==> flow/design.v <==
module mux #(parameter N = 32)(
    input  wire [N-1:0] a,
    input  wire [N-1:0] b,
    input  wire sel,
    output reg  [N-1:0] y
);
    always @(*) begin
        y = sel ? b : a;
    end
endmodule
module Extender(
    input  [23:0] Instr,
    input  [1:0]  ImmSrc,
    output reg [31:0] ExtImm
);
    always @(*) begin
        case (ImmSrc)
            2'b00: ExtImm = {24'b0, Instr[7:0]};
            2'b01: ExtImm = {20'b0, Instr[11:0]};
            2'b10: ExtImm = {{6{Instr[23]}}, Instr, 2'b00};
            default: ExtImm = 32'b0;
        endcase
    end
endmodule
module alu (
    input  [31:0] A,   
    input  [31:0] B,    
    input  [1:0]  ALUControl,
    output reg  [31:0] Result,
    output reg         N,     
    output reg         Z,     
    output reg         C,     
    output reg         V      
);
     reg [32:0] temp;
  always @(*) begin
   temp = 33'd0;
   case( ALUControl)
    2'b00: begin
     temp = {1'b0, A} + {1'b0, B};
     Result = A+B;
    end
    2'b01: begin
     temp = {1'b0, A} - {1'b0, B};
     Result = A-B;
    end
    2'b10: begin
     Result = A & B;
    end
    2'b11: begin
     Result = A | B;
    end
   endcase
    C = ~ALUControl[1] & temp[32];
    V =  ~(A[31]^B[31]^ALUControl[0]) & (A[31]^Result[31])&~ALUControl[1];
    N =  Result[31];
    Z = (Result==0);
  end
endmodule
module Register_file(
    input         clk,
    input         WE3,           
    input  [3:0]  A1,            
    input  [3:0]  A2,            
    input  [3:0]  A3,            
    input  [31:0] R15,           
    input  [31:0] WD3,           
    output [31:0] RD1,           
    output [31:0] RD2            
);
    reg [31:0] rf[0:15];
    integer i;
    assign RD1 = (A1 == 4'd15) ? R15 : rf[A1];
    assign RD2 = (A2 == 4'd15) ? R15 : rf[A2];
    always @(posedge clk) begin
        if (WE3 && (A3 != 4'd15)) begin
            rf[A3] <= WD3;
        end
    end
endmodule
module Datapath(
    input         clk,
    input         reset,
    input         PCSrc,
    input         MemtoReg,
    input         MemWrite,
    input         ALUSrc,
    input  [1:0]  ALUControl,
    input  [1:0]  ImmSrc,
    input         RegWrite,
    input  [1:0]  RegSrc,
    input  [31:0] Instr,
    input  [31:0] ReadData,
    output [31:0] PC,
    output [31:0] ALUResult,
    output [31:0] WriteData,
    output [31:0] SrcA,
    output [31:0] SrcB,
    output [31:0] ExtImm,
    output [31:0] RD1,
    output [31:0] RD2,
    output        N,
    output        Z,
    output        C,
    output        V
);
    wire [31:0] PCNext, PCPlus4, PCPlus8;
    wire [31:0] Result;
    wire [31:0] RD;
    wire [3:0] RA1, RA2;
    reg [31:0] PCReg;
    assign PC = PCReg;
    always @(posedge clk or posedge reset) begin
        if(reset) PCReg<=0;
        else PCReg <= PCNext;
    end
    assign PCPlus4 = PC + 32'd4;
    assign PCPlus8 = PC + 32'd8;
    assign RD = Instr;
    mux #(.N(4)) muxA (
        .a(RD[19:16]),
        .b(4'b1111),
        .sel(RegSrc[0]),
        .y(RA1)
    );
    mux #(.N(4)) muxB (
        .a(RD[3:0]),
        .b(RD[15:12]),
        .sel(RegSrc[1]),
        .y(RA2)
    );
    Register_file rf (
        .clk(clk),
        .WE3(RegWrite),
        .A1(RA1),
        .A2(RA2),
        .A3(RD[15:12]),
        .R15(PCPlus8),
        .WD3(Result),
        .RD1(RD1),
        .RD2(RD2)
    );
    assign SrcA = RD1;
    assign WriteData = RD2;
    Extender ext (
        .Instr(RD[23:0]),
        .ImmSrc(ImmSrc),
        .ExtImm(ExtImm)
    );
    mux #(.N(32)) muxSrcB (
        .a(RD2),
        .b(ExtImm),
        .sel(ALUSrc),
        .y(SrcB)
    );
    alu ALU_inst (
        .A(SrcA),
        .B(SrcB),
        .ALUControl(ALUControl),
        .Result(ALUResult),
        .N(N),
        .Z(Z),
        .C(C),
        .V(V)
    );
    mux #(.N(32)) muxResult (
        .a(ALUResult),
        .b(ReadData),
        .sel(MemtoReg),
        .y(Result)
    );
    mux #(.N(32)) muxPC (
        .a(PCPlus4),
        .b(Result),
        .sel(PCSrc),
        .y(PCNext)
    );
endmodule
module Condition_Check(
  input  [3:0] Cond,
  input        N, Z, C, V,
  output reg   CondEx
);
  always @(*) begin
    case(Cond)
      4'b0000: CondEx = Z;                     
      4'b0001: CondEx = ~Z;                    
      4'b0010: CondEx = C;                     
      4'b0011: CondEx = ~C;                    
      4'b0100: CondEx = N;                     
      4'b0101: CondEx = ~N;                    
      4'b0110: CondEx = V;                     
      4'b0111: CondEx = ~V;                    
      4'b1000: CondEx = C & ~Z;                
      4'b1001: CondEx = (~C) | Z;              
      4'b1010: CondEx = ~(N ^ V);              
      4'b1011: CondEx =  (N ^ V);              
      4'b1100: CondEx = (~Z) & ~(N ^ V);       
      4'b1101: CondEx = Z | (N ^ V);           
      4'b1110: CondEx = 1'b1;                  
      default: CondEx = 1'bx;
    endcase
  end
endmodule
module Decoder (
    input  [1:0] Op,
    input  [5:0] Funct,
    input  [3:0] Rd,
    output [1:0] FlagW,
    output       PCS,
    output       RegW,
    output       MemW,
    output       MemtoReg,
    output       ALUSrc,
    output [1:0] ImmSrc,
    output [1:0] RegSrc,
    output [1:0] ALUControl
);
    reg  [9:0] controls;
    reg  [1:0] FlagW_r;
    reg  [1:0] ALUControl_r;
    wire Branch;
    wire ALUOp;
    assign FlagW      = FlagW_r;
    assign ALUControl = ALUControl_r;
    always @(*) begin
        case (Op)
            2'b00: begin
                if (Funct[5])        
                    controls = 10'b0000101001;
                else                 
                    controls = 10'b0000001001;
            end
            2'b01: begin
                if (Funct[0])        
                    controls = 10'b0001111000;
                else                 
                    controls = 10'b1001110100;
            end
            2'b10: begin
                controls = 10'b0110100010;
            end
            default: begin
                controls = 10'b0000000000;
            end
        endcase
    end
    assign { RegSrc,
             ImmSrc,
             ALUSrc,
             MemtoReg,
             RegW,
             MemW,
             Branch,
             ALUOp } = controls;
    always @(*) begin
        if (ALUOp) begin
            case (Funct[4:1])
                4'b0100: ALUControl_r = 2'b00;  
                4'b0010: ALUControl_r = 2'b01;  
                4'b0000: ALUControl_r = 2'b10;  
                4'b1100: ALUControl_r = 2'b11;  
                default: ALUControl_r = 2'b00;
            endcase
            FlagW_r[1] = Funct[0];
            FlagW_r[0] = Funct[0] &
                        ((ALUControl_r == 2'b00) |
                         (ALUControl_r == 2'b01));
        end
        else begin
            ALUControl_r = 2'b00;
            FlagW_r      = 2'b00;
        end
    end
    assign PCS = ((Rd == 4'b1111) & RegW) | Branch;
endmodule
module Control_Unit(
   input clk,
   input reset,
   input [3:0]Rd,
   input  [1:0] Op,
   input  [5:0] Funct,
   input  [3:0] Cond,
   input  N, Z, C, V,
   output         PCSrc,
   output         MemtoReg,
   output         MemWrite,
   output  [1:0]  ALUControl,
   output  [1:0]  ImmSrc,
   output         RegWrite,
   output         ALUSrc,
   output  [1:0]  RegSrc
    );
    wire PCS;
    wire RegW;
    wire MemW;
    wire CondEx;
    wire [1:0] FlagW;
    wire [1:0] FlagWrite;
    reg N_reg, Z_reg, C_reg, V_reg;
    assign FlagWrite = FlagW & {CondEx, CondEx};
   assign PCSrc = PCS & CondEx;
   assign RegWrite = RegW & CondEx;
   assign MemWrite = MemW & CondEx;
    always @(posedge clk or posedge reset) begin
    if (reset) begin
        N_reg <= 1'b0;
        Z_reg <= 1'b0;
        C_reg <= 1'b0;
        V_reg <= 1'b0;
    end else begin
        if (FlagWrite[1]) begin
            N_reg <= N;
            Z_reg <= Z;
        end
        if (FlagWrite[0]) begin
            C_reg <= C;
            V_reg <= V;
        end
    end
end
    Decoder decoder(
        .Rd(Rd),
        .Op(Op),
        .Funct(Funct),
        .PCS(PCS),
        .RegW(RegW),
        .MemW(MemW),
        .MemtoReg(MemtoReg),
        .ALUSrc(ALUSrc),
        .ImmSrc(ImmSrc),
        .RegSrc(RegSrc),
        .ALUControl(ALUControl),
        .FlagW(FlagW)
    );
    Condition_Check cond_check(
        .Cond(Cond),
        .N(N_reg), .Z(Z_reg), .C(C_reg), .V(V_reg),
        .CondEx(CondEx)
    );
endmodule
module top (
    input         clk,
    input         reset,
    output [31:0] PC,
    input  [31:0] Instr,
    output        MemWrite,
    output [31:0] DataAdr,
    output [31:0] WriteData,
    input  [31:0] ReadData
);
    wire        PCSrc;
    wire        MemtoReg;
    wire [1:0]  ALUControl;
    wire [1:0]  ImmSrc;
    wire        RegWrite;
    wire        ALUSrc;
    wire [1:0]  RegSrc;
    wire [31:0] ALUResult;
    wire [31:0] SrcA, SrcB, ExtImm;
    wire [31:0] RD1, RD2;
    wire N, Z, C, V;
    assign DataAdr = ALUResult;
    wire [3:0]  Cond;
    wire [1:0]  Op;
    wire [5:0]  Funct;
    wire [3:0]  Rd;
    Datapath datapath_inst (
        .clk(clk),
        .reset(reset),
        .PCSrc(PCSrc),
        .MemtoReg(MemtoReg),
        .MemWrite(MemWrite),
        .ALUSrc(ALUSrc),
        .ALUControl(ALUControl),
        .ImmSrc(ImmSrc),
        .RegWrite(RegWrite),
        .RegSrc(RegSrc),
        .Instr(Instr),
        .N(N), .Z(Z), .C(C), .V(V),
        .PC(PC),
        .ALUResult(ALUResult),
        .WriteData(WriteData),
        .ReadData(ReadData),
        .SrcA(SrcA),
        .SrcB(SrcB),
        .ExtImm(ExtImm),
        .RD1(RD1),
        .RD2(RD2)
    );
    assign Cond  = Instr[31:28];
    assign Op    = Instr[27:26];
    assign Funct = { Instr[25], Instr[24:21], Instr[20] };  
    assign Rd    = Instr[15:12];
    Control_Unit control_inst (
        .clk(clk),
        .reset(reset),
        .Rd(Rd),
        .Op(Op),
        .Funct(Funct),
        .Cond(Cond),
        .N(N), .Z(Z), .C(C), .V(V),
        .PCSrc(PCSrc),
        .MemtoReg(MemtoReg),
        .MemWrite(MemWrite),
        .ALUControl(ALUControl),
        .ImmSrc(ImmSrc),
        .RegWrite(RegWrite),
        .ALUSrc(ALUSrc),
        .RegSrc(RegSrc)
    );
endmodule
clock: 6.06 ns
lec_check: 0
cap_margin: 20
core_margin: 2
core_utilization: 57
cts_cluster_diameter: 44
cts_cluster_size: 75
place_density: 0.6
setup_slack_margin: 1.68
slew_margin: 20
tns_end_percent: 5
run.sh (not shown) runs the stock make flow with config.mk's settings and CLKGATE_MAP_FILE=.
The baseline completed and failed the layout checks on setup timing.
Change:
ABC_AREA = 1   (was not set)
CELL_PAD_IN_SITES_GLOBAL_PLACEMENT = 3   (was not set)
CORE_UTILIZATION = 40   (was 57)
CTS_CLUSTER_DIAMETER = not set   (was 44)
CTS_CLUSTER_SIZE = 18   (was 75)
PLACE_DENSITY = not set   (was 0.6)
SETUP_SLACK_MARGIN = not set   (was 1.68)
TNS_END_PERCENT = not set   (was 5)
clock period = 11.0 ns   (was 6.06 ns; I/O delays follow)
This time the run finished with timing, DRC and antenna clean.
Wire length came out lower by 13%.
Worst setup slack gains 2.4 ns.
Sequential cell count went up by 7.
Change:
ABC_AREA = not set   (was 1)
CELL_PAD_IN_SITES_GLOBAL_PLACEMENT = not set   (was 3)
CORE_UTILIZATION = 57   (was 40)
CTS_CLUSTER_DIAMETER = 44   (was not set)
CTS_CLUSTER_SIZE = not set   (was 18)
PLACE_DENSITY = 0.6   (was not set)
SETUP_SLACK_MARGIN = 1.68   (was not set)
clock period = 6.06 ns   (was 11.0 ns; I/O delays follow)
=> This time the run ran to the end with violations: setup timing. First-iteration DRC count went up by 140%. Core utilization went up by 38 points. Non-clock buffer count went up by 967. Critical path depth went down by 3. Setup slack gets worse by 2.5 ns. Worst hold slack gets better by 0.015 ns. Via count went up by 20%. Die size went down by 31%. Register-to-register slack gets worse by 5.3 ns.
Change:
CORE_UTILIZATION = 72   (was 57)
CTS_CLUSTER_DIAMETER = 374   (was 44)
CTS_CLUSTER_SIZE = 98   (was not set)
SETUP_SLACK_MARGIN = 5   (was 1.68)
clock period = 12.2 ns   (was 6.06 ns; I/O delays follow)
With this change the flow stopped in global routing (5_1_grt).
Die size goes down by about a fifth.
Synthesized cell count does not change.
Synthesized area stays the same.
Change:
CORE_UTILIZATION = 61   (was 72)
CTS_CLUSTER_DIAMETER = not set   (was 374)
CTS_CLUSTER_SIZE = not set   (was 98)
MAX_ROUTING_LAYER = met4   (was not set)
SETUP_SLACK_MARGIN = 1.62   (was 5)
clock period = 5.84 ns   (was 12.2 ns; I/O delays follow)
Effect: The new run failed in global routing (5_1_grt) with ODB-0269; die area is higher by 18%; area after synthesis stays the same; synthesized cell count stays the same.
Change:
CORE_UTILIZATION = 40   (was 61)
MAX_ROUTING_LAYER = not set   (was met4)
SETUP_SLACK_MARGIN = 5   (was 1.62)
clock period = 10.4 ns   (was 5.84 ns; I/O delays follow)
The changed run passed the timing, design-rule and antenna checks.
Synthesized area does not change.
Die size rose by well over a third.
Synthesized cell count does not change.
